==> design/flow/design.v <==
module ChipInterface #(parameter FRE = 25000000, parameter DEBOUNCE = FRE / 100) (
    input logic clock,
    input logic confirm,
    input logic clear,
    input logic algorithm_select_mode,
    input reset,
    input logic enter0, enter1,
    output logic [5:0] led
  );
  logic confirm_sync, clear_sync, enter0_sync, enter1_sync, algorithm_select_mode_sync;
  logic enter0_valid_press, enter1_valid_press, clear_valid_press, confirm_valid_press, algorithm_select_mode_valid_press;
  logic [11:0] password_current, password_next;
  logic [11:0] password_ref;
  logic [5:0] OTP;
  logic change_current, change_next;
  logic [31:0] cnt_current, cnt_next;
  logic [1:0] wrong_password_time_current, wrong_password_time_next;
  logic algorithm_selet_current, algorithm_selet_next;
  logic [2:0] algorithm_mode_current, algorithm_mode_next;
  password_generator password_generator_inst(
    .clock(clock),
    .reset(reset),  
    .algorithm_select(algorithm_mode_current),
    .OTP(OTP), 
    .password(password_ref));
  FF2_Synchronizer confirm_sync_ (
    .clock(clock),
    .button(confirm),
    .sync_button(confirm_sync)
  );
  FF2_Synchronizer clear_sync_ (
    .clock(clock),
    .button(clear),
    .sync_button(clear_sync)
  );
  FF2_Synchronizer enter0_sync_ (
    .clock(clock),
    .button(enter0),
    .sync_button(enter0_sync)
  );
  FF2_Synchronizer enter1_sync_ (
    .clock(clock),
    .button(enter1),
    .sync_button(enter1_sync)
  );
  FF2_Synchronizer algorithm_select_mode_sync_ (
    .clock(clock),
    .button(algorithm_select_mode),
    .sync_button(algorithm_select_mode_sync)
  );
  button_handler #(.COUNT_MAX(DEBOUNCE)) confirm_valid(.clock(clock), .reset(reset), .btn(confirm_sync), .valid_press(confirm_valid_press));
  button_handler #(.COUNT_MAX(DEBOUNCE)) clear_valid(.clock(clock), .reset(reset), .btn(clear_sync), .valid_press(clear_valid_press));
  button_handler #(.COUNT_MAX(DEBOUNCE)) enter0_valid(.clock(clock), .reset(reset), .btn(enter0_sync), .valid_press(enter0_valid_press));
  button_handler #(.COUNT_MAX(DEBOUNCE)) enter1_valid(.clock(clock), .reset(reset), .btn(enter1_sync), .valid_press(enter1_valid_press));
  button_handler #(.COUNT_MAX(DEBOUNCE)) algorithm_select_mode_valid(.clock(clock), .reset(reset), .btn(algorithm_select_mode_sync), .valid_press(algorithm_select_mode_valid_press));
  OTP_generator inst_OTP_generator(.clock(clock), .reset(reset), .change(change_current), .OTP(OTP));
  typedef enum logic [2:0] {IDLE = 3'b000, 
                            TIMEOUT = 3'b001, 
                            INPUT = 3'b010, 
                            VERIFY = 3'b011, 
                            PASS = 3'b100, 
                            FAIL = 3'b101, 
                            LOCK = 3'b110,
                            ALGO_SELECT = 3'b111} state_t;
  state_t current_state, next_state;
  always_ff @(posedge clock or posedge reset) begin 
    if(reset) begin
      current_state <= IDLE;
      password_current <= 0;
      change_current <= 0;
      wrong_password_time_current <= 0;
      algorithm_selet_current <= 0;
      algorithm_mode_current <= 0;
      cnt_current <= 0;
    end
    else begin
      current_state <= next_state;
      password_current <= password_next;
      change_current <= change_next;
      wrong_password_time_current <= wrong_password_time_next;
      algorithm_selet_current <= algorithm_selet_next;
      algorithm_mode_current <= algorithm_mode_next;
      cnt_current <= cnt_next;
    end
  end
  always_comb begin
    case(current_state)
      IDLE: begin
        wrong_password_time_next = wrong_password_time_current;
        algorithm_mode_next = algorithm_mode_current;
        if(cnt_current == 60 * FRE -1) begin
          next_state = TIMEOUT;
          password_next = 0;
          change_next = 1;
          algorithm_selet_next = 0;
          cnt_next = 0;
        end
        else if(algorithm_select_mode_valid_press) begin
            algorithm_selet_next = 1;
            next_state = INPUT;
            change_next = 0;
            password_next = 0;
            cnt_next = 0;
        end
        else if(enter0_valid_press)begin
           cnt_next = 0;
           next_state = INPUT;
           password_next = {password_current[10:0],1'b0};
           change_next = 0;
           algorithm_selet_next = 0;
        end 
        else if(enter1_valid_press)begin
           cnt_next = 0;
           next_state = INPUT;
           password_next = {password_current[10:0],1'b1};
           change_next = 0;
           algorithm_selet_next = 0;
        end 
        else begin
          cnt_next = cnt_current + 1;
          next_state = IDLE;
          password_next = 0;
          change_next = 0;
          algorithm_selet_next = 0;
        end
      end
      TIMEOUT: begin
        next_state = IDLE;
        wrong_password_time_next = wrong_password_time_current;
        cnt_next = cnt_current + 1;
        password_next = 0;
        change_next = 0;
        algorithm_selet_next = 0;
        algorithm_mode_next = algorithm_mode_current;
      end
      INPUT:begin
        wrong_password_time_next = wrong_password_time_current;
        cnt_next = 0;
        change_next = 0;
        algorithm_selet_next = algorithm_selet_current;
        algorithm_mode_next = algorithm_mode_current;
        if(confirm_valid_press) begin
           next_state = VERIFY;
           password_next = password_current;
        end
        else if(clear_valid_press) begin
           next_state = INPUT;
           password_next = 0;
        end
        else if(enter0_valid_press) begin
           next_state = INPUT;
           password_next = {password_current[10:0],1'b0};
        end 
        else if(enter1_valid_press)begin
           next_state = INPUT;
           password_next = {password_current[10:0],1'b1};
        end
        else begin
          next_state = INPUT;
          password_next = password_current;
        end
      end
      VERIFY: begin
        cnt_next = 0;
        password_next = 0;
        change_next = 0;
        algorithm_selet_next = algorithm_selet_current;
        algorithm_mode_next = algorithm_mode_current;
        if(password_current == password_ref) begin
            next_state = PASS;
            wrong_password_time_next = wrong_password_time_current;
        end
        else begin
            next_state = FAIL;
            wrong_password_time_next = wrong_password_time_current + 1;
        end
      end
      PASS: begin
        wrong_password_time_next = wrong_password_time_current;
        password_next = 0;
        algorithm_selet_next = algorithm_selet_current;
        algorithm_mode_next = algorithm_mode_current;
        if(cnt_current == 6 * FRE) begin
          if(algorithm_selet_current == 1) begin
              next_state = ALGO_SELECT;
              change_next = 0;
          end
          else begin
              next_state = IDLE;
              change_next = 1;
          end
          cnt_next = 0;
        end 
        else begin
          cnt_next = cnt_current + 1;
          next_state = PASS;
          change_next = 0;
        end
      end
      ALGO_SELECT : begin
        password_next = 0;
        cnt_next = 0;
        algorithm_selet_next = 0;
        wrong_password_time_next = wrong_password_time_current;
        if(confirm_valid_press) begin
           next_state = IDLE;
           algorithm_mode_next = algorithm_mode_current;
           change_next = 1;
        end
        else if(clear_valid_press) begin
           next_state = ALGO_SELECT;
           algorithm_mode_next = 0;
           change_next = 0;
        end
        else if(enter0_valid_press) begin
           next_state = ALGO_SELECT;
           algorithm_mode_next = {algorithm_mode_current[1:0],1'b0};
           change_next = 0;
        end 
        else if(enter1_valid_press)begin
           next_state = ALGO_SELECT;
           algorithm_mode_next = {algorithm_mode_current[1:0],1'b1};
           change_next = 0;
        end
        else begin
           next_state = ALGO_SELECT;
           algorithm_mode_next = algorithm_mode_current;
           change_next = 0;
        end
      end
      FAIL: begin
        algorithm_mode_next = algorithm_mode_current;
        wrong_password_time_next = wrong_password_time_current;
        password_next = 0;
        algorithm_selet_next = 0;
        if(cnt_current == 6 * FRE) begin
          change_next = 1;
          cnt_next = 0;
          next_state = LOCK;
        end 
        else begin
          cnt_next = cnt_current + 1;
          next_state = FAIL;
          change_next = 0;
        end
      end
      LOCK: begin
         algorithm_mode_next = algorithm_mode_current;
         cnt_next = cnt_current + 1;
         wrong_password_time_next = wrong_password_time_current;
         password_next = 0;
         algorithm_selet_next = 0;
         if(wrong_password_time_current == 1) begin
            if(cnt_current == 15 * FRE) begin
              next_state = IDLE;
              change_next = 1;
              cnt_next = 0;
            end
            else begin
              next_state = LOCK;
              change_next = 0;
            end
         end
         else if (wrong_password_time_current == 2) begin
            if(cnt_current == 30 * FRE) begin
              next_state = IDLE;
              change_next = 1;
              cnt_next = 0;
            end
            else begin
               next_state = LOCK;
              change_next = 0;
            end 
         end
         else begin
            if(cnt_current == 60 * FRE) begin
                 next_state = IDLE;
                 change_next = 1;
                 cnt_next = 0;
            end
            else begin
              next_state = LOCK;
              change_next = 0;
            end
         end
      end
    endcase
  end
  always_ff @(posedge clock or posedge reset) begin
    if(reset) led <= 6'b0;
    else if(current_state == PASS) led <= 6'b111111;
    else if(current_state == ALGO_SELECT) begin
        led <= {4'b0, algorithm_mode_current};
    end
    else if(current_state == FAIL) begin
    if ((cnt_current >= FRE*1 && cnt_current < FRE*2) || 
        (cnt_current >= FRE*3 && cnt_current < FRE*4) || 
        (cnt_current >= FRE*5 && cnt_current < FRE*6))
        led <= 6'b0; 
    else
        led <= 6'b111111; 
    end
    else if(current_state == LOCK) led <= 6'b101010;
    else led <= OTP;
  end
endmodule
module password_generator(
    input logic clock,
    input logic reset,  
    input logic [2:0] algorithm_select,
    input logic [5:0] OTP,
    output logic [11:0] password
);
  always_ff @(posedge clock or posedge reset) begin
      if(reset) begin
          password <= 0;
      end
      else begin
        case(algorithm_select)
            3'd0: password <= OTP * 2 + 1;                    
            3'd1: password <= (OTP << 2) ^ 12'hA3; 
            3'd2: password <= (OTP * 3) + (OTP >> 1);         
            3'd3: password <= ~(OTP * 5) & 12'hFFF;           
            3'd4: password <= (OTP * OTP) % 4096;             
            3'd5: password <= ((OTP << 3) - OTP) ^ 12'h3C3;   
            3'd6: password <= {OTP[2:0], OTP[5:3]} + 12'h55A; 
            3'd7: password <= (OTP * 9) & 12'hFFF;            
        endcase
      end
  end
endmodule
module OTP_generator(
    input logic clock,
    input logic change,
    input reset,
    output logic [5:0] OTP 
);
    logic [5:0] lfsr;
    always_ff @(posedge clock or posedge reset) begin
        if (reset)
            lfsr <= 6'b101101;  
        else if (change)
            lfsr <= {lfsr[4:0], lfsr[5] ^ lfsr[3]};
    end
    assign OTP = lfsr;
endmodule
module button_handler (
    input  logic clock,        
    input  logic reset,
    input  logic btn,         
    output logic valid_press  
);
    parameter COUNT_MAX = 250_000;
    logic btn_pre;
    logic [$clog2(COUNT_MAX):0] count;
    logic armed;
    always_ff @(posedge clock or posedge reset) begin
        if (reset)
            btn_pre <= 0;
        else
            btn_pre <= btn;
    end
    always_ff @(posedge clock or posedge reset) begin
        if (reset) begin
            count <= 0;
            valid_press <= 0;
            armed <= 1;
        end else begin
            valid_press <= 0;  
            if (btn && btn_pre) begin  
                if (armed) begin
                    if (count < COUNT_MAX - 1) begin
                        count <= count + 1;
                    end else begin
                        valid_press <= 1;  
                        armed <= 0;        
                        count <= 0;
                    end
                end
            end else begin
                count <= 0;
                if (!btn) 
                    armed <= 1; 
            end
        end
    end
endmodule
module FF2_Synchronizer(
  input logic clock,
  input logic button,
  output logic sync_button
);
  logic [1:0] button_dff;
  always_ff @(posedge clock) begin
    button_dff[0] <= button;
    button_dff[1] <= button_dff[0];
  end
  assign sync_button = button_dff[1];
endmodule
`default_nettype none
module my_chip (
    input logic [11:0] io_in,  
    output logic [11:0] io_out,  
    input logic clock,
    input logic reset  
);
    ChipInterface #(.FRE(25000)) chipInterface_inst(
        .clock(clock),
        .confirm(io_in[0]),
        .clear(io_in[1]),
        .algorithm_select_mode(io_in[2]),
        .reset(reset),
        .enter0(io_in[3]), 
        .enter1(io_in[4]),
        .led(io_out[5:0])
    );
    assign io_out[11:6] = 6'b0;
endmodule
==> design/flow/run.sh <==
#!/bin/bash
# the make line also repeats each setting of config.mk as NAME=value (left out here)
make -C /OpenROAD-flow-scripts/flow DESIGN_CONFIG=/design/flow/config.mk WORK_HOME=/design/flow/orfs CLKGATE_MAP_FILE= finish
==> design/flow/config.mk <==
export PLATFORM = sky130hd
export DESIGN_NAME = my_chip
export DESIGN_NICKNAME = my_chip
export VERILOG_FILES = /design/flow/design.v
export SDC_FILE = /design/flow/constraint.sdc
export NUM_CORES = 4
export LEC_CHECK = 0
export ABC_AREA = 1
export CAP_MARGIN = 5
export CELL_PAD_IN_SITES_DETAIL_PLACEMENT = 0
export CORE_MARGIN = 2
export CORE_UTILIZATION = 72
export CTS_CLUSTER_DIAMETER = 51
export CTS_CLUSTER_SIZE = 50
export MAX_ROUTING_LAYER = met4
export PLACE_DENSITY = 0.38
export SLEW_MARGIN = 20
export TNS_END_PERCENT = 100
==> design/flow/constraint.sdc <==
create_clock -name core_clock -period 2.45 [get_ports {clock}]
set_input_delay 0.4900 -clock core_clock [delete_from_list [all_inputs] [get_ports {clock}]]
set_output_delay 0.4900 -clock core_clock [all_outputs]
set_load 0.01 [all_outputs]
==> git commit body, run 1 <==
Add synthesis and place-and-route results

* Share of the synthesized netlist area taken by xor and xnor gates: 4.79%
- Vertical die dimension: 123 µm
- The initialized floorplan defines 43 standard-cell rows.
- Looking at the clock tree report, the H-tree level count equals 4.
- Clock tree root buffer cell: clkbuf_16
- Critical Path Source: chipInterface_inst.inst_OTP_generator.lfsr[2]
- Headroom to the max-slew limit came out at 48.9%.
- Causes of the layout check failure: setup timing
* Final Hold Violating Endpoints: 0
- Proportion of power drawn by flip-flops and latches: 48.8%
- The launch point of the worst register-to-register path is recorded as chipInterface_inst.inst_OTP_generator.lfsr[2].
- Per the synthesis report, the AND-OR/OR-AND share of the synthesized area is 11.5%.
* Final setup slack of the worst path: -1220 ps
- Net switching power: 1.23 mW
- Clock sink count: 153
- The flow reports that combinational logic draws 1.8% of the design power.
- Worst-path cell chain: buf_4 > ha_2 > fa_1 > xnor2_1 > xor2_1 > inv_1 > fa_1 > inv_1 > ha_1 > inv_1 > nor4_1 > nand2_1 > nand2_1 > a21oi_1 > o21ai_1 > nand3_1
- Fill cells: 843
- After the first detailed-routing iteration, the DRC count stood at 1,186.
- Synth Area per Inst: 7.63 µm²
* F_max: 273 MHz
- Max FO, Critical Path: 5
- The timing report attributes the biggest portion of critical-path delay to adder cells.
- Clock-pin slew was measured on the worst setup and hold paths at 70 ps.
- Clock tree from TritonCTS: built
- The script logs the mean routed wire length per placed instance as 17.5 µm.
- During synthesis, Yosys emitted a total of 5 warnings.
* Die Width: 123 µm
- Flip-flops with a built-in enable: 0
* Worst min-delay path category: reg -> reg
- In the synthesized netlist, the dominant kind of combinational cell is simple AND/OR/NAND/NOR gates.
* Fraction of synthesis flops using an asynchronous set or reset pin: 93.5%
- STA classifies the critical path startpoint as a flop.
- Of the synthesized area, sequential elements account for 37.0%.
* Critical-path cell with the highest stage delay: dfstp_4
- Buffering stage count on the worst path with inverters included: 4
- In the synthesized netlist the dominant register cell turns out to be dfrtp_1.
- Per the OpenROAD power report, leakage power amounts to 5.64 nW.
- Comb gate area: 5750 µm²
* Mapped cell area: 10,200 µm²
* Gpl congestion: 1.01
- Internal power of the cells: 4.02 mW
- CP endpoint kind: flop
- Sorting the synthesis cell report by count puts at the top nand2_1.
- Hold Path Cell Cnt: 0
* Overall overflow remaining after global route: 0
- Yosys-reported design area after synthesis: 10,200 µm²
* DR DRC count: 0
* Post-Synth Adder-Cell Area: 10.6%
- Once synthesis finished, the tally of register bits stood at 153.
* Flop2flop setup slack: -1220 ps
* CTS buffer count: 17
* Number of standard cells reported by yosys: 1,342
* Area growth from synthesis to layout: 14.6%
* Cell repeated most along the worst path: inv_1
- The first global-routing pass estimated 44,500 µm of wire.
* Max Root-Sink Buffers: 2
- Highest ir drop seen on vdd: 0.590 mV
- Across every metal layer, demand over resource in global routing totals 38.9%.
- The biggest slice of the total power is consumed by the clock network.
- After synthesis, the largest area contributor takes up 32.5% of total cell area.
- Commonest cells in the synthesized netlist: nand2_1 (269), inv_1 (186), nor2_1 (149), dfrtp_1 (133), nand3_1 (84)
- For this run, the final setup violation count is recorded as 9.
- The main area contributors are dfrtp_1 (33%), nand2_1 (9.9%), ha_1 (7.5%).
* Gate count of the mapped netlist: 1,342
* Count of cell types in the netlist: 54
* IO Count: 26
- Worst Reg2Reg Path Length in Cells: 16
- Via count of the first global-routing pass: 9,191
- Minimum clock period after layout: 3670 ps
- Area taken by flip-flops and latches: 3790 µm²
- Per the post-place timing report, worst setup slack is -1140 ps.
- Chip footprint: 15,200 µm²
* Result of the run: finished with violations
* Fin crit share: 150%
- The cell type that accounts for the most area after synthesis is dfrtp_1.
- The detail route stage leaves a number of antenna-violating nets equal to 0.
- STA puts the critical path data required time at 2750 ps.
* Core Footprint: 13,900 µm²
- Sequential-cell power consumption: 2.56 mW
* Power Density: 448 nW/µm²
- The script computed the net switching share of total power as 23.4%.
- Number of antenna repair diodes: 0
* Simple-gate share of the synthesized area: 27.3%
- Initial antenna violation count: 0
* Worst min-delay path startpoint: chipInterface_inst.enter1_sync_.button_dff[0]
- Per the detailed-route log, wirelength across all metal layers totals 28,200 µm.
- Detailed routing inserted a total of 9,816 vias.
- In the synthesized netlist, mux cells make up 0% of the area.
- For this run the detailed placement stage logged an HPWL of 19,600 µm.
- CP arrival: 3960 ps
* Power consumed by combinational cells: 95.5 µW
- Clock skew after layout: 12.4 ps
* Hold slack: 328 ps
- Of the total power, the clock network draws 49.4%.
* Number of detailed-routing iterations run before antenna repair: 7
- Final #Nets: 1,507
- The transition time recorded at the tightest slew-check pin is 763 ps.
- Per the skew report, the later register of the worst-skew pair sees a clock latency of 440 ps.
- Clock network power: 2.60 mW
- Looking at the hold checks, the worst path lands on chipInterface_inst.enter1_sync_.button_dff[1].
- The initial utilization of the core area, before any placement, comes to 73.8%.
- Among all stages on the critical path, the maximum delay recorded is 630 ps.
- Largest net degree at the start of global routing: 102
- Max_cap viols: 0
- The final timing report lists a max-slew violation count of 0.
- RSZ-0062 raised after global routing: true
* Category of the most critical setup path: reg -> reg
- OpenROAD emitted warnings numbering 62.
- Number of port buffers: 12
- Detail-routed via count per cell: 6.10
- Number of stages on the worst setup path: 16
[final cells by class]
type	instances	area share, %
Clock inverter	13	1.10
Timing Repair Buffer	78	5.60
Clock buffer	19	3.78
Multi-Input combinational cell	971	49.0
Inverter	195	6.27
Tap cell	180	1.92
Sequential cell	153	32.4
[metrics by stage]
| step | instance area (µm²) | instances | power, mW | utilization (%) | TNS [ps] |
|---|---|---|---|---|---|
| after floorplan | 10300 | 1347 | 2.67 | - | -6760 |
| after global placement | 11000 | 1575 | 2.70 | 78.9 | -7190 |
| after detailed placement | 11000 | 1575 | 2.71 | 78.9 | -7860 |
| after CTS | 11600 | 1608 | 5.25 | 83.8 | -7390 |
| after global routing | 11700 | 1609 | 5.37 | 84.5 | -9320 |
| final | 11700 | 1609 | 5.25 | 84.5 | -8610 |
[layer usage]
layer | up-vias | part of all wire, % | track usage, %
met3 | 128 | 9.1 | 9.46
met1 | 4592 | 41 | 50.9
li1 | 4553 | - | -
met2 | 543 | 46 | 59.1
met4 | 0 | 3.8 | 14.6
met5 | - | 0 | -
[repair_timing]
| item | in CTS | in global routing |
|---|---|---|
| setup endpoints to repair | 10 | 12 |
| resized | 21 | 22 |
| hold buffers | 0 | 0 |
| pin swaps | 7 | 12 |
| setup buffers | 1 | 1 |
==> run 2, diff against run 1 <==
- ABC_AREA: 1 -> unset
- CAP_MARGIN: 5 -> 20
- CELL_PAD_IN_SITES_DETAIL_PLACEMENT: 0 -> unset
- CORE_UTILIZATION: 72 -> 26
- CTS_CLUSTER_DIAMETER: 51 -> unset
- CTS_CLUSTER_SIZE: 50 -> unset
- MAX_ROUTING_LAYER: met4 -> unset
- PLACE_DENSITY: 0.38 -> unset
- TNS_END_PERCENT: 100 -> unset
- clock period: 2.45 -> 14.2 ns (I/O delays scaled with it)
==> git commit body, run 2 <==
Add synthesis and place-and-route results

- Result of the run: finished clean
- LEAKAGE: 4.74 nW (-16%)
- Fill cells: 3,781 (+350%)
- DR DRC count: 0 (unchanged)
- Critical-path cell with the highest stage delay: dfrtp_1
* Minimum clock period after layout: 4620 ps (+952 ps)
- The post-synthesis async set-or-reset flop share was 93.5% (unchanged).
- From synthesis to final layout, the design area changed by 11.2%.
- The number of clock sinks seen by CTS is 153 (unchanged).
- The area share of and/or/nand/nor cells after synthesis is 19.9% (-7.4 points).
* RSZ-0062 raised after global routing: false
- Count of yosys warnings during synthesis: 5 (unchanged)
- TritonCTS built the clock tree.
- The complex-gate fraction of the synthesized area came to 17.1% (+5.7 points).
- Vias: 7,431 (-24%)
* Core utilization at floorplan: 26.2% (-48 points)
* Critical path required time: 14,500 ps (+11,750 ps)
- Post-Place Cells: 1,469 (-6.7%)
- Top cell area share: 34.9% (+2.4 points)
- Synth Flop Type: dfrtp_1
- Flop2flop setup slack: 9580 ps (+10,800 ps)
- The number of pins exceeding their max-slew limit in the final report came to 0 (unchanged).
- The root buffer cell chosen for the clock tree is clkbuf_16.
- IO Count: 26 (unchanged)
* Worst Reg2Reg Path Length in Cells: 13 (-3)
- Number of standard cells reported by yosys: 1,025 (-24%)
- Cts repair resizes: 0 (-100%)
- Worst R2R Start: chipInterface_inst.inst_OTP_generator.lfsr[4]
* Gpl congestion: 0.845 (-16%)
- The H-tree depth came to 4 (unchanged).
- The total track usage is 11.3% (-28 points).
- Chip footprint: 38,200 µm² (+150%)
* Transition time at the pin with the least slew margin: 887 ps (+124 ps)
* Number of detailed-routing iterations run before antenna repair: 5 (-2)
- The switching part of the total power is 23.0% (-0.45 points).
* Flip-flops with a built-in enable: 0 (unchanged)
- Number of warnings the tools reported: 55 (-11%)
* Count of hold-fix buffers inserted at cts: 0 (unchanged)
* Number of antenna repair diodes: 0 (unchanged)
- The setup TNS came to 0 ps (+8610 ps).
- The launch point of the critical path was reported as chipInterface_inst.inst_OTP_generator.lfsr[4].
* CP arrival: 4920 ps (+960 ps)
- The combinational fraction of design power was 2.0% (+0.2 points).
- The final routed wirelength across all metal layers was 20,600 µm (-27%).
- Category of the most critical setup path: reg -> reg
- Proportion of power drawn by flip-flops and latches: 49.7% (+0.9 points)
- Core Footprint: 36,300 µm² (+160%)
* Power consumed by combinational cells: 17.4 µW
- Final Hold Violating Endpoints: 0 (unchanged)
* CTS clock-pin slew for the worst setup and hold paths: 60 ps (about the same)
- The number of stages on the worst setup path came to 13 (-3).
* Post-route ant nets: 0 (unchanged)
- The worst relative slew slack was 40.9% (-8.0 points).
- The count of buffering cells on the critical path with inverters included came to 3 (-1).
* Top cells by area: dfrtp_1 (35%), ha_1 (8.0%), o21ai_0 (4.9%)
- The maximum net fanout on the critical path was 16 (+11).
- Detailed-placement wirelength estimate: 14,400 µm (-27%)
- Die Width: 195 µm (+59%)
- The power per unit of standard cell area came to 84.0 nW/µm² (-81%).
- The aggregate global routing overflow came to 0 (unchanged).
- The number of buffers between clock root and the deepest sink was 2 (unchanged).
* Clock skew after layout: 8.51 ps (-3.87 ps)
- The post-layout instance count excluding filler cells is 1,501 (-6.7%).
* Post-synthesis register bit count: 153 (unchanged)
* Vertical die dimension: 195 µm (+59%)
- Final #Nets: 1,111 (-26%)
* Worst min-delay path startpoint: chipInterface_inst.confirm_sync_.button_dff[0]
- Gate count of the mapped netlist: 1,025 (-24%)
- Post-Synth Adder-Cell Area: 11.4% (+0.79 points)
- STA classifies the critical path endpoint as a flop.
- Via count of the first global-routing pass: 7,134 (-22%)
* Commonest cells in the synthesized netlist: dfrtp_1 (133), o21ai_0 (93), nor2_1 (92), nand2_1 (87), ha_1 (61)
- The number of buffers added by the clock tree synthesis step came to 17 (unchanged).
* Mapped cell area: 9530 µm² (-6.9%)
- The net switching power is 204 µW (-83%).
* Fin crit share: 32.5% (-120 points)
* Biggest combinational cell group after synthesis: simple AND/OR/NAND/NOR gates
- The worst-skew pair later-pin latency is 430 ps (about the same).
- The cell family contributing the most delay on the critical path is adder cells.
- The port buffer count was 12 (unchanged).
* Number of DRC markers after the initial detailed-route iteration: 728 (-39%)
- The routed via count divided by cell count came to 4.95 (-19%).
- Synth Area per Inst: 9.30 µm² (+22%)
- Sequential-cell power consumption: 442 µW (-83%)
- Share of the synthesized netlist area taken by xor and xnor gates: 6.25% (+1.5 points)
- Share of the yosys chip area belonging to registers: 39.8% (+2.8 points)
* Largest net degree at the start of global routing: 75 (-26%)
- Clock network power: 430 µW (-83%)
* Count of cell types in the netlist: 76 (+41%)
- For reference, the critical path cell chain is clkinv_1 > nor2_1 > ha_1 > inv_1 > fa_1 > inv_1 > fa_1 > ha_1 > a21o_1 > a21oi_1 > xnor2_1 > o21ai_0 > or4_1.
* Most used standard cell by instance count after synthesis: dfrtp_1
* Area leader, netlist: dfrtp_1
- End point of the worst hold path: chipInterface_inst.confirm_sync_.button_dff[1]
* Initial antenna violation count: 0 (unchanged)
* Fraction of power consumed by the clock network: 48.3% (-1.1 points)
- Internal power of the cells: 685 µW (-83%)
* Yosys-reported design area after synthesis: 9530 µm² (-6.9%)
* Hold Path Cell Cnt: 0 (unchanged)
- Highest ir drop seen on vdd: 0.0884 mV (-85%)
- The worst setup path is launched from a flop.
- The maximum single-stage delay on the critical path was 810 ps (+180 ps).
* Worst min-delay path category: reg -> reg
* Number of rows created at floorplan: 70 (+63%)
* Mux share of post-synthesis cell area: 0.643% (+0.64 points)
* F_max: 216 MHz (-21%)
- Top Consumer: sequential cells
* First-pass GRT wire length: 35,800 µm (-20%)
- Setup bufs post-CTS: 0 (-1)
- Max_cap viols: 0 (unchanged)
- Wire length per cell: 13.7 µm (-22%)
- The total of endpoints with negative setup slack in the final report was 0 (-9).
run 2: final cells by class:
class | count | area, µm² | share of cell area, %
Clock buffer | 18 | 429 | 4.05
Clock inverter | 14 | 123 | 1.16
Inverter | 57 | 219 | 2.07
Multi-Input combinational cell | 775 | 5300 | 50.0
Sequential cell | 153 | 3790 | 35.8
Tap cell | 468 | 586 | 5.53
Timing Repair Buffer | 16 | 150 | 1.42
run 2: through the flow:
stage                     cell area (µm²)  setup slack, ps  util [%]  hold slack [ps]  total power [mW]
after floorplan                      9550             7540         -              310             0.463
after global placement              10000             9390      27.6              312             0.468
after detailed placement            10000             9390      27.6              316             0.469
after CTS                           10600             9570      29.1              331             0.904
after global routing                10600             9300      29.1              338             0.927
final                               10600             9580      29.1              329             0.890
run 2: per-layer routing:
| layer | track usage (%) | share of wire (%) |
|---|---|---|
| met5 | 0 | 0 |
| met4 | 3.68 | 1.6 |
| met3 | 2.56 | 3.6 |
| met2 | 17.4 | 45 |
| met1 | 15.8 | 50 |
==> run 3, diff against run 2 <==
- ABC_AREA: unset -> 1
- CORE_UTILIZATION: 26 -> 67
- CTS_CLUSTER_DIAMETER: unset -> 358
- CTS_CLUSTER_SIZE: unset -> 96
- PLACE_DENSITY: unset -> 0.42
- clock period: 14.2 -> 9.58 ns (I/O delays scaled with it)
==> git commit body, run 3 <==
Add synthesis and place-and-route results

- The flow ran to the end and the layout has no timing, DRC or antenna violations.
- The post-route clock period utilization came to 44.4% (+12 points).
- The register-to-register setup slack came to 5320 ps (-4260 ps).
- The portion of total power attributed to the clock network was 51.2% (+2.9 points).
* Top cells by area: dfrtp_1 (33%), nand2_1 (9.9%), ha_1 (7.5%)
- Area growth from synthesis to layout: 8.31%
- The switching part of the total power is 22.7% (-0.23 points).
* Number of antenna repair diodes: 0 (unchanged)
- The most frequently used library cell after synthesis is nand2_1.
- The number of rows created at floorplan came to 45 (-36%).
- The floorplan core area came to 15,100 µm² (-58%).
* Buffering stage count on the worst path with inverters included: 2 (-1)
- Max_cap viols: 0 (unchanged)
- The worst relative slew slack is 39.2% (-1.7 points).
* Proportion of power drawn by flip-flops and latches: 47.1% (-2.6 points)
- The mean area per synthesized cell is 7.63 µm² (-18%).
- Mapped cell area: 10,200 µm² (+7.4%)
- Count of cell types in the netlist: 54 (-29%)
- Clock network power: 711 µW (+65%)
- Power consumed by combinational cells: 23.0 µW (+32%)
- TritonCTS built the clock tree.
- The final count of hold timing violations is 0 (unchanged).
- DR DRC count: 0 (unchanged)
* Clock sink count: 153 (unchanged)
* Worst min-delay path startpoint: chipInterface_inst.enter1_sync_.button_dff[0]
- Top cell area share: 32.5% (-2.4 points)
* Total track usage: 32.3% (+21 points)
- Post-route total power: 1.39 mW (+56%)
- Post-synthesis register bit count: 153 (unchanged)
* Number of detailed-routing iterations run before antenna repair: 5 (unchanged)
* Gpl congestion: 0.941 (+11%)
- Initial antenna violation count: 0 (unchanged)
- The complex-gate fraction of the synthesized area was 11.5% (-5.7 points).
* Fraction of synthesis flops using an asynchronous set or reset pin: 93.5% (unchanged)
* Via count of the first global-routing pass: 8,673 (+22%)
- The arrival time at the worst endpoint came to 4540 ps (-380 ps).
* Detailed-route wire length: 24,700 µm (+20%)
- The clock transition at the registers of the reported paths was 70 ps (about the same).
- Looking at the group totals, the largest power group turns out to be the clock network.
* F_max: 235 MHz (+8.6%)
- Sequential-cell power consumption: 655 µW (+48%)
- The total number of warnings across the stage logs is 57 (+3.6%).
- Worst R2R Start: chipInterface_inst.inst_OTP_generator.lfsr[4]
- Post-Synth Adder-Cell Area: 10.6% (-0.79 points)
- The overall die height came to 128 µm (-35%).
- The area fraction in xor and xnor cells is 4.79% (-1.5 points).
* IO Count: 26 (unchanged)
- The post-synthesis mux area share came to 0% (-0.64 points).
- Category of the most critical setup path: reg -> reg
- Latency at later pin: 440 ps (about the same)
* RSZ-0062 raised after global routing: false
- Commonest cells in the synthesized netlist: nand2_1 (269), inv_1 (186), nor2_1 (149), dfrtp_1 (133), nand3_1 (84)
- The die span in x came to 128 µm (-35%).
- The tightest min-delay check is of the reg -> reg type.
- Share of the yosys chip area belonging to registers: 37.0% (-2.8 points)
- The endpoint of the worst hold path is reported as chipInterface_inst.enter1_sync_.button_dff[1].
- CP endpoint kind: flop
* Setup TNS: 0 ps (unchanged)
- In the synthesized netlist, the dominant kind of combinational cell is simple AND/OR/NAND/NOR gates.
- Hold Path Cell Cnt: 0 (unchanged)
* Yosys-reported design area after synthesis: 10,200 µm² (+7.4%)
- The routed wirelength normalized by instance count was 15.9 µm (+16%).
- Internal power of the cells: 1.07 mW (+57%)
- The number of pins exceeding their max-slew limit in the final report came to 0 (unchanged).
- The tally of nets with antenna violations remaining after routing is 0 (unchanged).
* Kind of cell with the highest combined delay on the critical path: adder cells
* Clock skew after layout: 15.9 ps (+7.36 ps)
- Count of yosys warnings during synthesis: 5 (unchanged)
- Chip footprint: 16,300 µm² (-57%)
* First-pass GRT wire length: 41,800 µm (+17%)
* Cell repeated most along the worst path: fa_1
* Detailed-placement wirelength estimate: 17,800 µm (+24%)
* Critical-path cell with the highest stage delay: dfrtp_1
* Count of hold-fix buffers inserted at cts: 0 (unchanged)
- Worst Reg2Reg Path Length in Cells: 12 (-1)
* Overall overflow remaining after global route: 0 (unchanged)
* Setup bufs post-CTS: 0 (unchanged)
- Critical Path Source: chipInterface_inst.inst_OTP_generator.lfsr[4]
- The net switching power is 316 µW (+55%).
- The worst voltage drop across the vdd grid came to 0.133 mV (+51%).
- The required time of the critical path was 9870 ps (-4630 ps).
* Power Density: 125 nW/µm² (+49%)
- Number of DRC markers after the initial detailed-route iteration: 725 (-0.41%)
- STA classifies the critical path startpoint as a flop.
- The H-tree depth was 4 (unchanged).
- Transition time at the pin with the least slew margin: 913 ps (+25.8 ps)
- Cts repair resizes: 0 (unchanged)
- Final #Nets: 1,443 (+30%)
* Largest net degree at the start of global routing: 83 (+11%)
- Max Root-Sink Buffers: 2 (unchanged)
* Combinational group share of total power: 1.7% (-0.3 points)
- Max FO, Critical Path: 19 (+3)
* Number of port buffers: 12 (unchanged)
- The cell count after synthesis was 1,342 (+31%).
- The routed via count divided by cell count came to 5.81 (+17%).
- The post-synth tally of flip-flops with integrated enable came to 0 (unchanged).
* Setup violations, final: 0 (unchanged)
- Worst-path cell chain: ha_1 > inv_1 > fa_1 > fa_1 > inv_1 > fa_1 > ha_1 > or2_2 > nand3_1 > nand4_1 > a31oi_1 > a31oi_1
- The number of stages on the worst setup path came to 12 (-1).
- The area share of and/or/nand/nor cells after synthesis was 27.3% (+7.4 points).
- The count of instantiated cells in the yosys netlist came to 1,342 (+31%).
- The maximum single-stage delay on the critical path came to 940 ps (+130 ps).
- Clock tree root buffer cell: clkbuf_16
* Vias: 9,018 (+21%)
* LEAKAGE: 5.34 nW (+13%)
- Core utilization at floorplan: 67.9% (+42 points)
- The number of buffers added by the clock tree synthesis step came to 17 (unchanged).
- The synthesized design spends more area on one cell type than any other, namely dfrtp_1.
* Synth Flop Type: dfrtp_1
* Minimum clock period after layout: 4260 ps (-364 ps)
run 3: area by class of cell:
cell class,instances,area [µm²]
sequential,153,3790
clock inverter,14,186
timing repair buffer,14,139
tap,188,235
fill,1229,4000
multi-input combinational,971,5570
clock buffer,18,429
inverter,195,737
run 3: metrics by stage:
| step | setup WS [ps] | hold slack (ps) | utilization, % | area [µm²] | std cells |
|---|---|---|---|---|---|
| floorplan | 3840 | 310 | - | 10300 | 1347 |
| global placement | 5420 | 311 | 69.4 | 10500 | 1521 |
| detailed placement | 5390 | 315 | 69.4 | 10500 | 1521 |
| CTS | 5350 | 331 | 73.5 | 11100 | 1553 |
| global route | 5030 | 334 | 73.5 | 11100 | 1553 |
| finish | 5320 | 328 | 73.5 | 11100 | 1553 |
run 3: layer usage:
metal  vias to the layer above  track usage [%]  share of wire [%]
met5                         -                0                  0
met4                         0             9.95                1.4
met3                        43             6.57                7.1
met2                       322             50.3                 46
met1                      4244             45.8                 46
li1                       4409                -                  -
==> run 4, diff against run 3 <==
- ABC_AREA: 1 -> unset
- CORE_UTILIZATION: 67 -> 72
- CTS_CLUSTER_DIAMETER: 358 -> 346
- PLACE_DENSITY: 0.42 -> unset
- clock period: 9.58 -> 8.41 ns (I/O delays scaled with it)
==> git commit body, run 4 <==
Add synthesis and place-and-route results

- The arithmetic-cell share of the synthesized area counting full adders, half adders and majority gates is 11.4% (+0.79 points).
* Max FO, Critical Path: 16 (-3)
- The hold-critical path depth is 0 (unchanged).
- Initial antenna violation count: 0 (unchanged)
* Number of warnings the tools reported: 57 (unchanged)
- Area growth from synthesis to layout: 7.97%
* Total track usage: 31.7% (-0.56 points)
* Most used standard cell by instance count after synthesis: dfrtp_1
* Worst slew margin relative to its limit: 43.4% (+4.2 points)
- Vias: 7,721 (-14%)
- Power Density: 153 nW/µm² (+22%)
- The number of search-and-repair iterations in the first detailed-routing pass is 6 (+1).
- Setup repair after global routing left no endpoint under its margin.
- Top Consumer: the clock network
* Number of antenna repair diodes: 0 (unchanged)
* End point of the worst hold path: chipInterface_inst.clear_sync_.button_dff[1]
- Count of cell types in the netlist: 76 (+41%)
- The tightest min-delay check is of the reg -> reg type.
- Clock tree root buffer cell: clkbuf_16
* Synth Flop Type: dfrtp_1
- The internal power component came to 1.21 mW (+12%).
- The worst hold path begins at chipInterface_inst.clear_sync_.button_dff[0].
* Most congested layer reported by global routing: met2
- The total of endpoints with negative setup slack in the final report was 0 (unchanged).
* Category of the most critical setup path: reg -> reg
- Die Width: 119 µm (-6.7%)
- The portion of the post-synthesis area used by sequential elements came to 39.8% (+2.8 points).
- Fraction of synthesis flops using an asynchronous set or reset pin: 93.5% (unchanged)
- Transition time at the pin with the least slew margin: 849 ps (-63.5 ps)
* Number of rows created at floorplan: 42 (-6.7%)
- The worst-case clock skew is 7.96 ps (-7.92 ps).
- The final critical delay including setup and external delays was 4640 ps (+380 ps).
* Switching portion of total power: 23.4% (+0.61 points)
* Post-route ant nets: 0 (unchanged)
* Clock sink count: 153 (unchanged)
- The post-cts gate resize count was 0 (unchanged).
* Worst-path cell chain: clkinv_1 > nor2_1 > ha_1 > inv_1 > fa_1 > inv_1 > fa_1 > ha_1 > a21o_1 > a21oi_1 > xnor2_1 > o21ai_0 > or4_1
* Share of the synthesized netlist area taken by xor and xnor gates: 6.25% (+1.5 points)
- The detailed placement HPWL is 14,100 µm (-21%).
* Core utilization at floorplan: 72.8% (+5.0 points)
- The kind of cell with the highest combined delay along the critical path is adder cells.
- Proportion of power drawn by flip-flops and latches: 47.5% (+0.4 points)
- The mean area per synthesized cell is 9.30 µm² (+22%).
- The aggregate global routing overflow came to 0 (unchanged).
- Post-Place Cells: 1,176 (-23%)
- F_max: 216 MHz (-8.2%)
* Place WS: 3810 ps (-1580 ps)
- Fin crit share: 55.1% (+11 points)
- CTS buffer count: 17 (unchanged)
* Vertical die dimension: 119 µm (-6.7%)
- The number of pins exceeding their max-slew limit in the final report came to 0 (unchanged).
* Critical Path Source: chipInterface_inst.inst_OTP_generator.lfsr[4]
- The DRC marker count from the first detailed-route iteration came to 810 (+12%).
- The fraction of post-synthesis cell area in the top cell type by area is 34.9% (+2.4 points).
- Detail-routed via count per cell: 6.39 (+10%)
- Biggest cell delay along the critical path: 830 ps (-110 ps)
* Worst R2R Start: chipInterface_inst.inst_OTP_generator.lfsr[4]
- The floorplan core area was 13,100 µm² (-13%).
- Latency at later pin: 440 ps (about the same)
- The clock transition at the registers of the reported paths was 60 ps (about the same).
- Final setup slack of the worst path: 3770 ps (-1550 ps)
* Highest ir drop seen on vdd: 0.163 mV (+22%)
- Deepest level of the CTS H-tree: 4 (unchanged)
- The count of hold-fix buffers inserted at cts came to 0 (unchanged).
- The flow ran to the end and the layout has no timing, DRC or antenna violations.
- The final routed wirelength across all metal layers was 21,100 µm (-15%).
* Setup TNS: 0 ps (unchanged)
- The port buffer count is 12 (unchanged).
- Max_cap viols: 0 (unchanged)
- Via count of the first global-routing pass: 7,619 (-12%)
- Post-synthesis register bit count: 153 (unchanged)
* Sequential-cell power consumption: 747 µW (+14%)
- The combinational group power was 29.7 µW (+29%).
- The number of nets at the end of the flow is 1,110 (-23%).
- CP arrival: 4940 ps (+400 ps)
- The main area contributors are dfrtp_1 (35%), ha_1 (8.0%), o21ai_0 (4.9%).
* Critical Path Source Type: flop
- Clock network power: 797 µW (+12%)
- Net switching power: 367 µW (+16%)
- Gate count of the mapped netlist: 1,025 (-24%)
- The area share of and/or/nand/nor cells after synthesis is 19.9% (-7.4 points).
- The yosys synthesis chip area came to 9530 µm² (-6.9%).
- Count of yosys warnings during synthesis: 5 (unchanged)
- Critical path required time: 8710 ps (-1160 ps)
- The register-to-register setup slack was 3770 ps (-1550 ps).
- The count of buffering cells on the critical path with inverters included is 3 (+1).
- Area leader, netlist: dfrtp_1
- The fraction of met2 tracks used by global routing was 51.4% (+1.2 points).
- Flip-flops with a built-in enable: 0 (unchanged)
- Commonest cells in the synthesized netlist: dfrtp_1 (133), o21ai_0 (93), nor2_1 (92), nand2_1 (87), ha_1 (61)
- TritonCTS built the clock tree.
* LEAKAGE: 4.76 nW (-11%)
- The worst-case reg-to-reg path depth came to 13 (+1).
- Combinational group share of total power: 1.9% (+0.2 points)
* Compound-cell area share of the yosys netlist: 17.1% (+5.7 points)
* Largest net degree at the start of global routing: 83 (unchanged)
- The wire length of the first global-routing pass was 36,200 µm (-13%).
- The global-route met3 utilization is 6.61% (+0.035 points).
- Wire length per cell: 17.5 µm (+9.9%)
* IO Count: 26 (unchanged)
* Setup bufs post-CTS: 0 (unchanged)
* Final cell count without fillers: 1,208 (-22%)
- The slowest stage of the critical path belongs to the cell dfrtp_1.
- The post-synthesis mux area share is 0.643% (+0.64 points).
- The number of DRC violations after detailed routing came to 0 (unchanged).
- The count of instantiated cells in the yosys netlist came to 1,025 (-24%).
- The final RePlAce weighted congestion was 0.960 (+2.0%).
- For reference, the top logic cell family by area is simple AND/OR/NAND/NOR gates.
- Hold slack: 331 ps (+2.35 ps)
* Mapped cell area: 9530 µm² (-6.9%)
- The number of buffers between clock root and the deepest sink is 2 (unchanged).
* Number of stages on the worst setup path: 13 (+1)
- Met1 GRT Util: 42.4% (-3.4 points)
- The worst setup path is captured at a flop.
- Final Hold Violating Endpoints: 0 (unchanged)
* Chip footprint: 14,200 µm² (-13%)
- Fraction of power consumed by the clock network: 50.6% (-0.6 points)
-- run 4: layer usage --
metal	wire (µm)	share of wire [%]	vias to the layer above
met4	502	2.4	0
met2	10300	49	292
met5	0	0	-
met3	1200	5.7	51
li1	-	-	3624
met1	9090	43	3754
-- run 4: area by class of cell --
cell class                      count  area (µm²)
Clock inverter                     14         176
Tap cell                          176         220
Inverter                           57         219
Multi-Input combinational cell    775        5300
Timing Repair Buffer               15         146
Fill cell                         866        2800
Sequential cell                   153        3790
Clock buffer                       18         439
-- run 4: metrics by stage --
| step | cell area [µm²] | power [mW] | util, % |
|---|---|---|---|
| after floorplan | 9550 | 0.782 | - |
| after global placement | 9670 | 0.788 | 73.9 |
| after detailed placement | 9670 | 0.790 | 73.9 |
| after CTS | 10300 | 1.58 | 78.6 |
| after global routing | 10300 | 1.62 | 78.6 |
| final | 10300 | 1.57 | 78.6 |
==> run 5, diff against run 4 <==
- ABC_AREA: unset -> 1
- CORE_UTILIZATION: 72 -> 71
- CTS_CLUSTER_DIAMETER: 346 -> unset
- CTS_CLUSTER_SIZE: 96 -> 68
- clock period: 8.41 -> 3.29 ns (I/O delays scaled with it)
==> git commit body, run 5 <==
Add synthesis and place-and-route results

* Result of the run: finished with violations
- The layout checks failed on setup timing.
- The number of global-route vias before repair came to 9,513 (+25%).
- Synth Area per Inst: 7.63 µm² (-18%)
* Gate count of the mapped netlist: 1,342 (+31%)
- Post-synthesis register bit count: 153 (unchanged)
- Kind of cell with the highest combined delay on the critical path: adder cells
* Mapped cell area: 10,200 µm² (+7.4%)
* Sequential-cell power consumption: 1.91 mW (+160%)
- Wire length per cell: 18.2 µm (+3.9%)
- Cell Area, Placed: 10,700 µm² (+11%)
- Net switching power: 986 µW (+170%)
- Clock sink count: 153 (unchanged)
* Layout Utilization: 81.7% (+3.0 points)
* Critical Path Source Type: flop
* Setup violations, final: 7 (+7)
* Detailed-route wire length: 28,600 µm (+35%)
* Detail-routed via count per cell: 6.13 (-4.0%)
* Vertical die dimension: 124 µm (+4.2%)
* DR DRC count: 0 (unchanged)
* Buffering stage count on the worst path with inverters included: 2 (-1)
* Critical Path Source: chipInterface_inst.inst_OTP_generator.lfsr[2]
* Yosys-reported design area after synthesis: 10,200 µm² (+7.4%)
- Top cells by area: dfrtp_1 (33%), nand2_1 (9.9%), ha_1 (7.5%)
- Clock tree from TritonCTS: built
- The register-to-register setup slack came to -300 ps (-4070 ps).
- Ranked by power, first place goes to the clock network.
* Gpl congestion: 0.950 (-1.0%)
- The number of maximum-capacitance violations was 0 (unchanged).
* Worst min-delay path category: reg -> reg
- Final cell count without fillers: 1,572 (+30%)
- The signal on the critical path passes through ha_4 > inv_2 > fa_2 > fa_2 > inv_2 > fa_2 > ha_4 > nand2_2 > nand2_2 > nand2_1 > nand2_2 > nand2_2 > a31oi_4 > a21oi_1 > o21ai_1 > nand3_1.
- The count of hold-fix buffers inserted at cts came to 0 (unchanged).
* Core Footprint: 14,000 µm² (+6.9%)
- Latency at later pin: 440 ps (about the same)
- Setup TNS: -1730 ps (-1730 ps)
* Worst slew margin relative to its limit: 45.7% (+2.3 points)
- The slack of the critical path is -302 ps (-4070 ps).
* Number of detailed-routing iterations run before antenna repair: 6 (unchanged)
- Number of DRC markers after the initial detailed-route iteration: 969 (+20%)
* Category of the most critical setup path: reg -> reg
* Overall overflow remaining after global route: 0 (unchanged)
- CP endpoint kind: flop
* Hold slack: 328 ps (-2.40 ps)
- The total track usage was 38.8% (+7.1 points).
- LEAKAGE: 5.46 nW (+15%)
* Most used standard cell by instance count after synthesis: nand2_1
- The slowest stage of the critical path is the dfstp_4 cell.
* Number of standard cells reported by yosys: 1,342 (+31%)
- Clock skew after layout: 12.8 ps (+4.88 ps)
- Top cell area share: 32.5% (-2.4 points)
* Combinational group share of total power: 1.9% (about the same)
* Transition time at the pin with the least slew margin: 809 ps (-40.3 ps)
- Final #Nets: 1,470 (+32%)
- CTS buffer count: 17 (unchanged)
* Finished Cell Area: 11,400 µm² (+11%)
- Minimum clock period after layout: 3590 ps (-1050 ps)
- The wire length of the first global-routing pass is 45,800 µm (+27%).
- The worst-case reg-to-reg path depth was 16 (+3).
* Simple-gate share of the synthesized area: 27.3% (+7.4 points)
- Core utilization at floorplan: 73.2% (+0.37 points)
- The final count of hold timing violations came to 0 (unchanged).
- Number of warnings the tools reported: 60 (+5.3%)
- The sequential share of power was 47.7% (+0.2 points).
- Clock tree root buffer cell: clkbuf_16
- The post-route clock period utilization is 109% (+54 points).
- Number of port buffers: 12 (unchanged)
- Hold Path Cell Cnt: 0 (unchanged)
- The arithmetic-cell share of the synthesized area counting full adders, half adders and majority gates is 10.6% (-0.79 points).
* CP arrival: 3900 ps (-1040 ps)
- The detailed placement HPWL came to 18,900 µm (+34%).
- Flip-flops with a built-in enable: 0 (unchanged)
- The number of pins exceeding their max-slew limit in the final report is 0 (unchanged).
- Commonest cells in the synthesized netlist: nand2_1 (269), inv_1 (186), nor2_1 (149), dfrtp_1 (133), nand3_1 (84)
- Compound-cell area share of the yosys netlist: 11.5% (-5.7 points)
* Share of the synthesized netlist area taken by xor and xnor gates: 4.79% (-1.5 points)
- Post-synth the commonest register cell is dfrtp_1.
* Highest ir drop seen on vdd: 0.402 mV (+150%)
- Fraction of power consumed by the clock network: 50.4% (-0.2 points)
- STA lists the startpoint of the worst register-to-register path as chipInterface_inst.inst_OTP_generator.lfsr[2].
- The achievable frequency is 278 MHz (+29%).
- The post-placement worst setup slack came to -305 ps (-4120 ps).
* Initial antenna violation count: 0 (unchanged)
- Number of antenna repair diodes: 0 (unchanged)
* Clock network power: 2.01 mW (+150%)
* Switching portion of total power: 24.7% (+1.3 points)
- Post-route ant nets: 0 (unchanged)
- The internal power component came to 3.01 mW (+150%).
* Biggest cell delay along the critical path: 630 ps (-200 ps)
- The portion of the post-synthesis area used by sequential elements is 37.0% (-2.8 points).
* Post-Place Cells: 1,538 (+31%)
- The total number of yosys warnings was 5 (unchanged).
- Max FO, Critical Path: 3 (-13)
- IO Count: 26 (unchanged)
* Deepest level of the CTS H-tree: 4 (unchanged)
- Area growth from synthesis to layout: 11.6%
* Biggest combinational cell group after synthesis: simple AND/OR/NAND/NOR gates
- The total die size was 15,400 µm² (+8.6%).
- The number of buffers between clock root and the deepest sink was 2 (unchanged).
* End point of the worst hold path: chipInterface_inst.enter0_sync_.button_dff[1]
- Power consumed by combinational cells: 75.5 µW (+150%)
- Count of cell types in the netlist: 54 (-29%)
- The post-synthesis mux area share is 0% (-0.64 points).
- The number of stages on the worst setup path was 16 (+3).
- Largest net degree at the start of global routing: 68 (-18%)
* Vias: 9,644 (+25%)
- CTS clock-pin slew for the worst setup and hold paths: 70 ps (about the same)
* Cell repeated most along the worst path: nand2_2
- Post-route total power: 4.00 mW (+150%)
- RSZ-0062 raised after global routing: true
- Worst min-delay path startpoint: chipInterface_inst.enter0_sync_.button_dff[0]
- The power per unit of standard cell area came to 350 nW/µm² (+130%).
- Of all cell types, the one taking the most synthesized area is dfrtp_1.
- Die Width: 124 µm (+4.2%)
* Fill cells: 885 (+2.2%)
- Fraction of synthesis flops using an asynchronous set or reset pin: 93.5% (unchanged)
- Critical path required time: 3600 ps (-5110 ps)
- Number of rows created at floorplan: 43 (+2.4%)
## run 5: repair_timing
action / CTS / global route
pin swaps: 16 / 6
buffers inserted: 2 / 0
endpoints found under the setup margin: 7 / 7
gates resized: 24 / 7
## run 5: routing by layer
| metal | track usage (%) | vias to the layer above | share of wire, % |
|---|---|---|---|
| met5 | 3.47 | - | 0.22 |
| met4 | 17.6 | 2 | 3.3 |
| met3 | 10.5 | 107 | 8.3 |
| met2 | 62.3 | 515 | 48 |
| met1 | 48.8 | 4536 | 40 |
| li1 | - | 4484 | - |
## run 5: final cells by class
cell class              instances  area [µm²]  area share (%)
inverters                     195         736            6.44
clock buffers                  18         439            3.84
flip-flops and latches        153        3790            33.2
clock inverters                14         156            1.37
well taps                     180         225            1.97
repair buffers                 41         367            3.21
multi-input cells             971        5710            50.0
==> run 6, diff against run 5 <==
- CORE_UTILIZATION: 71 -> 72
- CTS_CLUSTER_DIAMETER: unset -> 27
- CTS_CLUSTER_SIZE: 68 -> 40
- PLACE_DENSITY: unset -> 0.35
- SETUP_SLACK_MARGIN: unset -> 0.12
- clock period: 3.29 -> 3.25 ns (I/O delays scaled with it)
==> git commit body, run 6 <==
Add synthesis and place-and-route results

* Number of rows created at floorplan: 43 (unchanged)
- The post-synthesis async set-or-reset flop share was 93.5% (unchanged).
- The arithmetic-cell share of the synthesized area counting full adders, half adders and majority gates came to 10.6% (unchanged).
* CTS buffer count: 17 (unchanged)
- RSZ-0062 raised after global routing: true
- For the worst reg-to-reg path, the startpoint reported by OpenROAD is chipInterface_inst.inst_OTP_generator.lfsr[2].
- Yosys-reported design area after synthesis: 10,200 µm² (unchanged)
- The power per unit of standard cell area came to 350 nW/µm² (+0.16%).
* Highest ir drop seen on vdd: 0.410 mV (+2.0%)
- The final count of hold timing violations is 0 (unchanged).
- Worst min-delay path category: reg -> reg
* Detail-routed via count per cell: 6.06 (-1.2%)
- The largest net degree at the start of global routing was 93 (+37%).
- Final cell count without fillers: 1,576 (+0.25%)
* Chip footprint: 15,200 µm² (-1.3%)
- The overall die height is 123 µm (-0.67%).
- The worst-case clock skew was 11.0 ps (-1.88 ps).
- Fin crit share: 110% (+0.51 points)
- The port buffer count is 12 (unchanged).
* Core utilization at floorplan: 73.8% (+0.57 points)
* Post-route ant nets: 0 (unchanged)
- Compound-cell area share of the yosys netlist: 11.5% (unchanged)
* Commonest cells in the synthesized netlist: nand2_1 (269), inv_1 (186), nor2_1 (149), dfrtp_1 (133), nand3_1 (84)
- Number of standard cells reported by yosys: 1,342 (unchanged)
- F_max: 281 MHz (+0.76%)
* Mapped cell area: 10,200 µm² (unchanged)
- The combinational fraction of design power was 1.8% (about the same).
- Post-synthesis register bit count: 153 (unchanged)
- The worst-skew pair later-pin latency came to 440 ps (about the same).
* Met3 demand-to-capacity share in global routing: 9.78% (-0.75 points)
- The fraction of met2 tracks used by global routing was 56.3% (-6.0 points).
- TritonCTS built the clock tree.
* Post-Place Cells: 1,539 (+0.065%)
- Fraction of power consumed by the clock network: 49.9% (-0.5 points)
* Worst min-delay path startpoint: chipInterface_inst.enter1_sync_.button_dff[0]
- Total track usage: 36.5% (-2.3 points)
* Final #Nets: 1,474 (+0.27%)
- Worst Reg2Reg Path Length in Cells: 16 (unchanged)
- Result of the run: finished with violations
- The sequential cell power was 1.93 mW (about the same).
- Fill cells: 889 (+0.45%)
- Kind of cell with the highest combined delay on the critical path: adder cells
* Biggest cell delay along the critical path: 630 ps (about the same)
* Biggest combinational cell group after synthesis: simple AND/OR/NAND/NOR gates
- Looking at the cell usage after synthesis, the top flip-flop cell is dfrtp_1.
* Core Footprint: 13,900 µm² (-0.77%)
* Critical Path Source Type: flop
- The total antenna diodes in the routed design was 0 (unchanged).
* Area growth from synthesis to layout: 11.4%
- Simple-gate share of the synthesized area: 27.3% (unchanged)
- Top Consumer: the clock network
- Setup TNS: -1730 ps (+2.70 ps)
- Share of the yosys chip area belonging to registers: 37.0% (unchanged)
- Detailed-placement wirelength estimate: 18,100 µm (-4.6%)
- The clock transition at the registers of the reported paths was 70 ps (about the same).
* Mux share of post-synthesis cell area: 0% (unchanged)
- Transition time at the pin with the least slew margin: 759 ps (-49.9 ps)
- IO Count: 26 (unchanged)
- In this run the layout check failures are setup timing.
- Count of cell types in the netlist: 54 (unchanged)
- The largest total area in the synthesized netlist belongs to dfrtp_1.
- The wire length of the first global-routing pass came to 43,200 µm (-5.5%).
- Gpl congestion: 1.02 (+7.1%)
- The final routed wirelength across all metal layers is 26,200 µm (-8.2%).
- The clock-net power came to 1.99 mW (about the same).
- Die Width: 123 µm (-0.67%)
- Max FO, Critical Path: 3 (unchanged)
* Synth Area per Inst: 7.63 µm² (unchanged)
- Number of detailed-routing iterations run before antenna repair: 8 (+2)
* Area taken by flip-flops and latches: 3790 µm² (unchanged)
- Final setup slack of the worst path: -315 ps (-13.0 ps)
* Most used standard cell by instance count after synthesis: nand2_1
* Power consumed by combinational cells: 72.2 µW (-4.4%)
- Share of the synthesized netlist area taken by xor and xnor gates: 4.79% (unchanged)
* Critical Path Source: chipInterface_inst.inst_OTP_generator.lfsr[2]
- The number of DRC violations after detailed routing is 0 (unchanged).
* Initial antenna violation count: 0 (unchanged)
- The cell count after synthesis was 1,342 (unchanged).
- met2 is the most crowded layer.
- Met1 GRT Util: 49.1% (+0.26 points)
- Switching portion of total power: 23.5% (-1.2 points)
* Comb gate area: 5670 µm² (-0.72%)
- Finished Cell Area: 11,400 µm² (-0.20%)
- Top cell area share: 32.5% (unchanged)
- The total number of warnings across the stage logs is 60 (unchanged).
- Top cells by area: dfrtp_1 (33%), nand2_1 (9.9%), ha_1 (7.5%)
* Vias: 9,551 (-0.96%)
* CP arrival: 3870 ps (-30 ps)
- The sequential share of power is 48.3% (+0.6 points).
* Via count of the first global-routing pass: 9,096 (-4.4%)
* Worst-path cell chain: ha_4 > inv_2 > fa_2 > fa_2 > inv_2 > fa_2 > ha_4 > nand2_2 > nand2_1 > nand2_1 > nand2_2 > nand2_2 > a31oi_2 > a21oi_1 > o21ai_1 > nand3_1
* Count of yosys warnings during synthesis: 5 (unchanged)
* Overall overflow remaining after global route: 0 (unchanged)
- The number of pins exceeding their max-slew limit in the final report was 0 (unchanged).
* Critical-path cell with the highest stage delay: dfstp_4
- The internal power component came to 3.06 mW (+1.5%).
- Minimum clock period after layout: 3560 ps (-27.0 ps)
- Clock tree root buffer cell: clkbuf_16
- The register-to-register setup slack came to -310 ps (about the same).
* LEAKAGE: 5.48 nW (+0.39%)
* Number of stages on the worst setup path: 16 (unchanged)
- The instance area after placement came to 10,700 µm² (about the same).
- Max Root-Sink Buffers: 2 (unchanged)
- Category of the most critical setup path: reg -> reg
- The number of maximum-capacitance violations was 0 (unchanged).
* Setup violations, final: 7 (unchanged)
- The final total power came to 3.99 mW (about the same).
- Clock sink count: 153 (unchanged)
- Critical path required time: 3560 ps (-40 ps)
- Number of DRC markers after the initial detailed-route iteration: 1,038 (+7.1%)
- Net switching power: 939 µW (-4.8%)
* Buffering stage count on the worst path with inverters included: 2 (unchanged)
* Flip-flops with a built-in enable: 0 (unchanged)
- The H-tree depth is 4 (unchanged).
- CP endpoint kind: flop
* Wire length per cell: 16.6 µm (-8.4%)
- The hold-critical path depth came to 0 (unchanged).
- Worst slew margin relative to its limit: 48.9% (+3.3 points)
* End point of the worst hold path: chipInterface_inst.enter1_sync_.button_dff[1]
[run 6: what timing repair did]
item / in CTS / in global routing
buffers inserted: 4 / 1
pin swaps: 17 / 6
hold buffers: 0 / 0
setup endpoints to repair: 7 / 9
gates resized: 14 / 10
[run 6: per-layer routing]
metal / vias up / share of wire, %
met4: 0 / 3.1
met1: 4478 / 42
met3: 93 / 9.1
met5: - / 0
met2: 500 / 46
li1: 4480 / -
[run 6: final cells by class]
| class | count | share of cell area, % |
|---|---|---|
| repair buffers | 45 | 3.47 |
| well taps | 180 | 1.98 |
| clock inverters | 12 | 1.13 |
| flip-flops and latches | 153 | 33.3 |
| multi-input cells | 971 | 49.7 |
| clock buffers | 20 | 4.01 |
| inverters | 195 | 6.45 |
[run 6: stage by stage]
step | hold WS, ps | setup slack (ps) | utilization [%]
2_1_floorplan | 310 | -276 | -
3_3_place_gp | 311 | -260 | 77.0
3_5_place_dp | 316 | -343 | 77.0
4_1_cts | 334 | -235 | 81.8
5_1_grt | 338 | -445 | 82.1
6_report | 331 | -315 | 82.1
==> run 7, diff against run 6 <==
- CELL_PAD_IN_SITES_DETAIL_PLACEMENT: unset -> 1
- CORE_MARGIN: 2 -> 8
- CORE_UTILIZATION: 72 -> 40
- CTS_CLUSTER_DIAMETER: 27 -> unset
- CTS_CLUSTER_SIZE: 40 -> 25
- HOLD_SLACK_MARGIN: unset -> 0.18
- MAX_ROUTING_LAYER: unset -> met4
- PLACE_DENSITY: 0.35 -> unset
- SETUP_SLACK_MARGIN: 0.12 -> 0.03
- SLEW_MARGIN: 20 -> 25
- TNS_END_PERCENT: unset -> 100
- clock period: 3.25 -> 5.36 ns (I/O delays scaled with it)
==> git commit body, run 7 <==
Add synthesis and place-and-route results

* Critical path required time: 5680 ps (+2120 ps)
- The static power due to leakage is 5.37 nW (-2.0%).
- The number of buffers between clock root and the deepest sink was 2 (unchanged).
- First-pass GRT wire length: 48,000 µm (+11%)
* Fin crit share: 74.9% (-35 points)
- The sequential cell power is 1.17 mW (-39%).
- CTS clock-pin slew for the worst setup and hold paths: 70 ps (about the same)
* Largest net degree at the start of global routing: 94 (+1.1%)
- The number of synthesized register bits came to 153 (unchanged).
- The overall die height is 176 µm (+43%).
- Share of the synthesized netlist area taken by xor and xnor gates: 4.79% (unchanged)
* Number of rows created at floorplan: 58 (+35%)
- STA lists the startpoint of the worst register-to-register path as chipInterface_inst.inst_OTP_generator.lfsr[3].
* Biggest cell delay along the critical path: 840 ps (+210 ps)
- Worst Reg2Reg Path Length in Cells: 16 (unchanged)
* Flip-flops with a built-in enable: 0 (unchanged)
- The post-placement worst setup slack is 1330 ps (+1670 ps).
- The internal power component came to 1.91 mW (-37%).
- The run finished with no timing, DRC or antenna violations.
- The number of stages on the worst setup path is 16 (unchanged).
- The share of the core filled by cells before placement is 40.7% (-33 points).
* F_max: 249 MHz (-11%)
- Flop2flop setup slack: 1340 ps (+1660 ps)
* Synth Area per Inst: 7.63 µm² (unchanged)
* Yosys-reported design area after synthesis: 10,200 µm² (unchanged)
- Highest ir drop seen on vdd: 0.182 mV (-56%)
- The slack of the critical path came to 1340 ps (+1660 ps).
- Final #Nets: 1,447 (-1.8%)
- Count of yosys warnings during synthesis: 5 (unchanged)
- Share of the yosys chip area belonging to registers: 37.0% (unchanged)
* Post-Synth Adder-Cell Area: 10.6% (unchanged)
- The power per unit of standard cell area is 221 nW/µm² (-37%).
* CTS buffer count: 17 (unchanged)
- Latency at later pin: 430 ps (about the same)
* Number of warnings the tools reported: 55 (-8.3%)
* Die Width: 176 µm (+43%)
- Hold Path Cell Cnt: 0 (unchanged)
- The DRC marker count from the first detailed-route iteration was 517 (-50%).
- CP arrival: 4340 ps (+470 ps)
- The final routed wirelength across all metal layers came to 28,600 µm (+9.2%).
- The global routing usage on met1 is 25.4% (-24 points).
- RSZ-0062 raised after global routing: false
- Clock tree root buffer cell: clkbuf_16
- Global Route met2 Usage: 31.0% (-25 points)
* Cts repair resizes: 0 (-14)
* Net switching power: 581 µW (-38%)
* Buffering stage count on the worst path with inverters included: 3 (+1)
- Compound-cell area share of the yosys netlist: 11.5% (unchanged)
* Setup bufs post-CTS: 0 (-4)
- The final count of hold timing violations came to 0 (unchanged).
- Power consumed by combinational cells: 42.9 µW (-41%)
* Biggest combinational cell group after synthesis: simple AND/OR/NAND/NOR gates
* Top cell area share: 32.5% (unchanged)
* Wire length per cell: 16.8 µm (+1.3%)
- The final RePlAce weighted congestion came to 0.919 (-9.7%).
* Initial antenna violation count: 1 (+1)
- Top cells by area: dfrtp_1 (33%), nand2_1 (9.9%), ha_1 (7.5%)
- Worst-path cell chain: ha_1 > inv_1 > fa_1 > fa_1 > inv_1 > fa_1 > ha_1 > nand3_1 > nand2_1 > a21oi_1 > o21ai_0 > nand4_1 > nor2_1 > nand3_1 > nand2_1 > inv_1
- The portion of total power attributed to the clock network was 51.4% (+1.5 points).
- The aggregate global routing overflow came to 0 (unchanged).
- Looking at the global route congestion table, the highest-usage layer is met2.
* Synth Flop Type: dfrtp_1
- Via count of the first global-routing pass: 9,407 (+3.4%)
* Critical Path Source: chipInterface_inst.inst_OTP_generator.lfsr[3]
* Detail-routed via count per cell: 5.37 (-11%)
* Count of hold-fix buffers inserted at cts: 0 (unchanged)
- Most used standard cell by instance count after synthesis: nand2_1
* CP endpoint kind: flop
* Count of cell types in the netlist: 54 (unchanged)
- Combinational group share of total power: 1.7% (about the same)
* Top Consumer: the clock network
- The number of pins exceeding their max-slew limit in the final report came to 0 (unchanged).
- The via count is 9,131 (-4.4%).
- Total track usage: 19.4% (-17 points)
- Post-route ant nets: 0 (unchanged)
- The area share of and/or/nand/nor cells after synthesis came to 27.3% (unchanged).
* Max FO, Critical Path: 19 (+16)
* Area leader, netlist: dfrtp_1
* Clock skew after layout: 10.8 ps (-0.194 ps)
- Worst slew margin relative to its limit: 32.6% (-16 points)
- The post-synthesis mux area share came to 0% (unchanged).
* Fraction of synthesis flops using an asynchronous set or reset pin: 93.5% (unchanged)
* Setup TNS: 0 ps (+1730 ps)
* Number of port buffers: 12 (unchanged)
* Number of standard cells reported by yosys: 1,342 (unchanged)
- The total of endpoints with negative setup slack in the final report is 0 (-7).
* Number of detailed-routing iterations run before antenna repair: 5 (-3)
* IO Count: 26 (unchanged)
- Minimum clock period after layout: 4020 ps (+452 ps)
* Core Footprint: 25,200 µm² (+81%)
- Looking at the critical path, the single cell with the biggest stage delay is dfstp_2.
- The post-synthesis instance area was 10,200 µm² (unchanged).
- Fill cells: 3,084 (+250%)
- The cell count after synthesis is 1,342 (unchanged).
- Number of antenna repair diodes: 0 (unchanged)
- The number of DRC violations after detailed routing is 0 (unchanged).
- Clock sink count: 153 (unchanged)
* Deepest level of the CTS H-tree: 4 (unchanged)
* Switching portion of total power: 23.3% (-0.20 points)
- The setup path with the least slack is of type reg -> reg.
* Commonest cells in the synthesized netlist: nand2_1 (269), inv_1 (186), nor2_1 (149), dfrtp_1 (133), nand3_1 (84)
* Area growth from synthesis to layout: 10.3%
- In this run the worst hold path is classified as reg -> reg.
- Clock tree from TritonCTS: built
* Met3 demand-to-capacity share in global routing: 2.84% (-6.9 points)
* Proportion of power drawn by flip-flops and latches: 46.9% (-1.4 points)
- The actual slew at the worst max-slew pin was 1000 ps (+244 ps).
- Chip footprint: 31,000 µm² (+100%)
- The detailed placement HPWL is 21,200 µm (+17%).
- Kind of cell with the highest combined delay on the critical path: adder cells
- The number of maximum-capacitance violations was 0 (unchanged).
- Clock network power: 1.28 mW (-36%)
* Critical Path Source Type: flop
==> run 7: final cells by class <==
class	instances	area, µm²	area share [%]
clock buffers	20	467	4.13
clock inverters	12	151	1.34
inverters	195	737	6.52
multi-input cells	971	5570	49.3
flip-flops and latches	153	3790	33.6
well taps	330	413	3.65
repair buffers	18	165	1.46
==> run 7: layer usage <==
layer,vias to the layer above,share of wire (%)
met5,-,0
met4,0,2.0
met3,42,3.7
met2,160,47
met1,4514,47
li1,4415,-
==> run 7: per-stage QoR <==
step,area [µm²],util (%),hold WS (ps),power [mW],cells
2_1_floorplan,10300,-,310,1.22,1347
3_3_place_gp,10700,42.4,311,1.24,1667
3_5_place_dp,10700,42.4,316,1.24,1667
4_1_cts,11300,44.9,332,2.52,1699
5_1_grt,11300,44.9,339,2.57,1699
6_report,11300,44.9,329,2.49,1699
Power is estimated from default activity; no workload was simulated.
